## ahb_to_apb_bridge
module ahb_to_apb_bridge
#(
        parameter AHB_AW = 32,
        parameter APB_AW = 32,
        parameter AHB_DW = 32,
        parameter APB_DW = 8,
        parameter FIFO_SIZE = 8
)
(
        HCLK,        
        HRESETn,     
        HADDR,       
        HSIZE,       
        HWDATA,      
        HWRITE,      
        HRDATA,      
        HREADY,      
        HRESP,       
        HSELAPB,     
        PADDR,       
        PSEL,        
        PENABLE,     
        PWRITE,      
        PWDATA,      
        PRDATA,      
        PREADY,      
        PSLVERR      
);
localparam RATIO = AHB_DW / APB_DW;
input                   HCLK;
input                   HRESETn;
input [(AHB_AW-1):0]    HADDR;
input [2:0]             HSIZE;
input [(AHB_DW-1):0]    HWDATA;
input                   HWRITE;
input                   HSELAPB;
output [(AHB_DW-1):0]   HRDATA;
output                  HREADY;
output                  HRESP;
input [(APB_DW-1):0]    PRDATA;
input                   PREADY;
input                   PSLVERR;
output [(APB_AW-1):0]   PADDR;
output                  PSEL;
output                  PENABLE;
output                  PWRITE;
output [(APB_DW-1):0]   PWDATA;
  ...
Size in the first run: about 1400 cells after synthesis, roughly 670 flip-flops, ~160 I/O pins, roughly 0.027 sq mm of cells after synthesis.
==> flow/config.mk <==
export PLATFORM = sky130hd
export DESIGN_NAME = ahb_to_apb_bridge
export DESIGN_NICKNAME = ahb_to_apb_bridge
export VERILOG_FILES = /design/flow/design.v
export SDC_FILE = /design/flow/constraint.sdc
export NUM_CORES = 4
export LEC_CHECK = 0
export CAP_MARGIN = 20
export CORE_MARGIN = 2
export CORE_UTILIZATION = 72
export CTS_CLUSTER_DIAMETER = 342
export CTS_CLUSTER_SIZE = 14
export PLACE_DENSITY_LB_ADDON = 0.06
export SETUP_SLACK_MARGIN = 0.9
export SLEW_MARGIN = 20
==> flow/constraint.sdc <==
create_clock -name core_clock -period 3.09 [get_ports {HCLK}]
set_input_delay 0.6180 -clock core_clock [delete_from_list [all_inputs] [get_ports {HCLK}]]
set_output_delay 0.6180 -clock core_clock [all_outputs]
set_load 0.01 [all_outputs]
run.sh (not shown) runs the stock make flow with config.mk's settings and CLKGATE_MAP_FILE=.
The starting point finished but failed the layout checks on negative setup slack.
Then changed:
- ABC_AREA: default -> 1
- CTS_CLUSTER_DIAMETER: 342 -> default
- CTS_CLUSTER_SIZE: 14 -> default
- PLACE_DENSITY: default -> 0.42
- PLACE_DENSITY_LB_ADDON: 0.06 -> default
- SETUP_SLACK_MARGIN: 0.9 -> default
- clock period: 3.09 -> 2.77 ns (I/O delays scaled with it)
The changed run finished but fails on negative setup slack; global-route usage climbs by 6.4 points; worst setup slack degrades by 170 ps; synthesized cell count came out higher by 81%; count of clock-buffer cells in the layout goes down by 5; worst hold slack gains 350 ps; sequential share of layout area decreases by 5.2 points; total power increases by 95%.
Then changed:
- CORE_ASPECT_RATIO: default -> 1.33
- CTS_CLUSTER_DIAMETER: default -> 345
- CTS_CLUSTER_SIZE: default -> 10
- clock period: 2.77 -> 2.37 ns (I/O delays scaled with it)
=> This time the run did not get past 5_1_grt (GRT-0232); synthesized cell count stays the same; die size is about the same; area after synthesis is unchanged.
Then changed:
- CORE_ASPECT_RATIO: 1.33 -> default
- CTS_CLUSTER_DIAMETER: 345 -> default
- CTS_CLUSTER_SIZE: 10 -> default
- PLACE_DENSITY: 0.42 -> default
- TNS_END_PERCENT: default -> 10
- clock period: 2.37 -> 2.9 ns (I/O delays scaled with it)
The new run ran to the end with violations: negative setup slack.
Die area is about the same.
Synthesized area does not change.
Synthesized cell count does not change.
Then changed:
- ABC_AREA: 1 -> default
- CAP_MARGIN: 20 -> 35
- CTS_CLUSTER_DIAMETER: default -> 93
- HOLD_SLACK_MARGIN: default -> -0.09
- PLACE_DENSITY: default -> 0.64
- SETUP_SLACK_MARGIN: default -> -0.27
- TNS_END_PERCENT: 10 -> default
Result: The new run finished but failed the layout checks on negative setup slack. Utilization rose by 1.4 points. Sequential share of layout area rose by 2.1 points. Worst setup slack is worse by 270 ps. Synthesized cell count fell by about 45%.
Then changed:
- ABC_AREA: default -> 1
- CAP_MARGIN: 35 -> 20
- CORE_ASPECT_RATIO: default -> 0.5
- CTS_CLUSTER_DIAMETER: 93 -> 50
- CTS_CLUSTER_SIZE: default -> 10
- HOLD_SLACK_MARGIN: -0.09 -> default
- PLACE_DENSITY: 0.64 -> 0.42
- SETUP_SLACK_MARGIN: -0.27 -> 0.86
- SLEW_MARGIN: 20 -> 30
- TNS_END_PERCENT: default -> 10
Outcome:
- The new run produced a layout that fails on negative setup slack
- cell area went up by 9.3%
- non-clock buffer count rises by 37
- die size goes up by 5.1%
Power figures rest on the tool's default switching activity, not on a simulated workload.
